Design cpu, start of the top module:
module cpu 
	(output wire [7:0] address,
	 output wire [7:0] to_memory,
	 output wire write,
	 input wire [7:0] from_memory, 
     input wire clk, reset);
export LEC_CHECK = 0
export ABC_AREA = 1
export CAP_MARGIN = 20
export CORE_MARGIN = 2
export CORE_UTILIZATION = 62
export CTS_CLUSTER_SIZE = 94
export SLEW_MARGIN = 20
create_clock -name core_clock -period 7.19 [get_ports {clk}]
run.sh (not shown) runs the stock make flow with config.mk's settings and CLKGATE_MAP_FILE=.
The starting point produced a clean layout.
Edit:
CORE_UTILIZATION = 68   (was 62)
CTS_CLUSTER_SIZE = unset   (was 94)
clock period = 5.17 ns   (was 7.19 ns; I/O delays follow)
Effect: Die area drops by 8.5%. Synthesized cell count does not change. Wire length decreases by 2.0%. Via count came out higher by 1.3%. Cell count is lower by 1.9%. Synthesized area is unchanged.
Edit:
ABC_AREA = unset   (was 1)
CTS_CLUSTER_SIZE = 37   (was unset)
clock period = 2.78 ns   (was 5.17 ns; I/O delays follow)
After rerunning: This time the run died in global routing on GRT-0116; synthesized area rose by 4.4%; synthesized cell count fell by 13%; die size rose by 4.2%.
Edit:
CORE_UTILIZATION = 35   (was 68)
CTS_CLUSTER_SIZE = unset   (was 37)
clock period = 9.95 ns   (was 2.78 ns; I/O delays follow)
=> This time the run completed with no timing, DRC or antenna violations. Area after synthesis is unchanged. Die size rose by well over a third. Synthesized cell count is unchanged.

========
cpu again, from the RTL that the note above started with.
Settings: LEC_CHECK=0, CAP_MARGIN=20, CELL_PAD_IN_SITES_GLOBAL_PLACEMENT=3, CORE_MARGIN=2, CORE_UTILIZATION=31, CTS_CLUSTER_DIAMETER=335, CTS_CLUSTER_SIZE=40, MIN_ROUTING_LAYER=met1, PLACE_DENSITY_LB_ADDON=0.06, SETUP_SLACK_MARGIN=0.83, SLEW_MARGIN=20, TNS_END_PERCENT=60; clock period 4.67 ns.
The first run completed with no timing, DRC or antenna violations.
Rerun with:
Settings changed: CELL_PAD_IN_SITES_GLOBAL_PLACEMENT 3 to not set, CORE_UTILIZATION 31 to 40, CTS_CLUSTER_DIAMETER 335 to not set, CTS_CLUSTER_SIZE 40 to not set, MIN_ROUTING_LAYER met1 to not set, PLACE_DENSITY_LB_ADDON 0.06 to not set, SETUP_SLACK_MARGIN 0.83 to not set, TNS_END_PERCENT 60 to not set.
Clock period 4.67 ns to 8.0 ns, I/O delays scaled along.
Cell area falls by 5.3%.
Flip-flop count does not change.
Synthesized area is unchanged.
Critical path depth does not change.
Clock-buffer cell count stays the same.
Via count is higher by 0.78%.
Wire length falls by 14%.
Hold slack got worse by 0.0033 ns.
Rerun with:
Settings changed: CORE_ASPECT_RATIO set to 0.5, CORE_UTILIZATION 40 to 67, CTS_CLUSTER_DIAMETER set to 339, CTS_CLUSTER_SIZE set to 98, PLACE_DENSITY set to 0.39, SLEW_MARGIN 20 to 15, TNS_END_PERCENT set to 5.
Result:
- cell area is lower by 0.66%
- hold slack gains 0.0044 ns
- synthesized area is unchanged
- core utilization is higher by 31 points
- worst setup slack loses 0.0096 ns
- count of clock-buffer cells in the layout stays the same
- routed wire length is lower by 4.3%
- fmax stays flat
- die size is lower by 39%
Rerun with:
Settings changed: CORE_ASPECT_RATIO 0.5 to not set, CTS_CLUSTER_SIZE 98 to 10.
What happened: The new run completed with no timing, DRC or antenna violations. Register-to-register slack loses 0.14 ns. Global-route usage went up by 0.79 points. Wire length is higher slightly.
Rerun with:
Settings changed: ABC_AREA set to 1, CAP_MARGIN 20 to 30, CORE_UTILIZATION 67 to 56, CTS_CLUSTER_DIAMETER 339 to 221, CTS_CLUSTER_SIZE 10 to not set, PLACE_DENSITY 0.39 to not set, SETUP_SLACK_MARGIN set to 1.0, SLEW_MARGIN 15 to 20, TNS_END_PERCENT 5 to not set.
=> Sequential share of layout area rose by 0.12 points; routed wire length decreases by 11%; die area rises by 14%; design area came out lower by 0.62%; first-iteration DRC count is lower by 20%; area after synthesis shrinks by 4.2%.
Rerun with:
Settings changed: CELL_PAD_IN_SITES_GLOBAL_PLACEMENT set to 1, CORE_ASPECT_RATIO set to 0.61, CORE_UTILIZATION 56 to 45, CTS_CLUSTER_SIZE set to 11, GPL_ROUTABILITY_DRIVEN set to 0, MIN_ROUTING_LAYER set to met2.
Outcome:
- Now the flow aborted during global routing (5_1_grt) on GRT-0116
- synthesized area is unchanged
- synthesized cell count stays the same
- die area goes up by a quarter to a third

========
Starting RTL as in the previous note.
// cpu
module cpu 
	(output wire [7:0] address,
	 output wire [7:0] to_memory,
	 output wire write,
	 input wire [7:0] from_memory, 
     input wire clk, reset);
Settings: LEC_CHECK=0, CAP_MARGIN=20, CELL_PAD_IN_SITES_DETAIL_PLACEMENT=2, CELL_PAD_IN_SITES_GLOBAL_PLACEMENT=2, CORE_ASPECT_RATIO=1.14, CORE_MARGIN=2, CORE_UTILIZATION=45, CTS_CLUSTER_DIAMETER=339, CTS_CLUSTER_SIZE=64, GPL_ROUTABILITY_DRIVEN=0, GPL_TIMING_DRIVEN=0, MIN_ROUTING_LAYER=met1, PLACE_DENSITY=0.54, SLEW_MARGIN=20; clock period 8.14 ns.
Rerun with:
- ABC_AREA: unset -> 1
- CELL_PAD_IN_SITES_GLOBAL_PLACEMENT: 2 -> 0
- CORE_ASPECT_RATIO: 1.14 -> 1.65
- CORE_UTILIZATION: 45 -> 54
- CTS_CLUSTER_SIZE: 64 -> 49
- GPL_ROUTABILITY_DRIVEN: 0 -> 1
- GPL_TIMING_DRIVEN: 0 -> 1
- MIN_ROUTING_LAYER: met1 -> met2
- PLACE_DENSITY: 0.54 -> 0.76
- SETUP_SLACK_MARGIN: unset -> 2.42
=> Now the flow failed in detailed placement (DPL-0033). Area after synthesis falls by a few percent. Synthesized cell count rises by about a fifth. Die area falls by about a fifth.
Rerun with:
- ABC_AREA: 1 -> unset
- CELL_PAD_IN_SITES_DETAIL_PLACEMENT: 2 -> 0
- CELL_PAD_IN_SITES_GLOBAL_PLACEMENT: 0 -> unset
- CORE_ASPECT_RATIO: 1.65 -> 0.5
- CORE_UTILIZATION: 54 -> 45
- CTS_CLUSTER_SIZE: 49 -> 93
- GPL_ROUTABILITY_DRIVEN: 1 -> unset
- GPL_TIMING_DRIVEN: 1 -> unset
- MIN_ROUTING_LAYER: met2 -> met1
- PLACE_DENSITY: 0.76 -> unset
- SETUP_SLACK_MARGIN: 2.42 -> unset
- TNS_END_PERCENT: unset -> 15
What happened: The changed run finished clean; synthesized area rose by 4.4%; die size rose by 25%; synthesized cell count fell by 13%.
Rerun with:
- CTS_CLUSTER_SIZE: 93 -> 10
- PLACE_DENSITY: unset -> 0.41
Outcome:
- final area hardly moves
- setup slack gets worse by 49 ps
- wire length came out higher by a few percent
Rerun with:
- CORE_ASPECT_RATIO: 0.5 -> 1.14
- CTS_CLUSTER_SIZE: 10 -> unset
- MIN_ROUTING_LAYER: met1 -> met2
- PLACE_DENSITY: 0.41 -> unset
- PLACE_DENSITY_LB_ADDON: unset -> 0.05
- TNS_END_PERCENT: 15 -> unset
After rerunning: Final cell count is lower by 1.3%; area after synthesis is unchanged; final area went down by 0.72%; global-route usage increases by 19 points; count of clock-buffer cells in the layout does not change; register-to-register slack degrades by 90 ps; wire length rose by 7.8%.
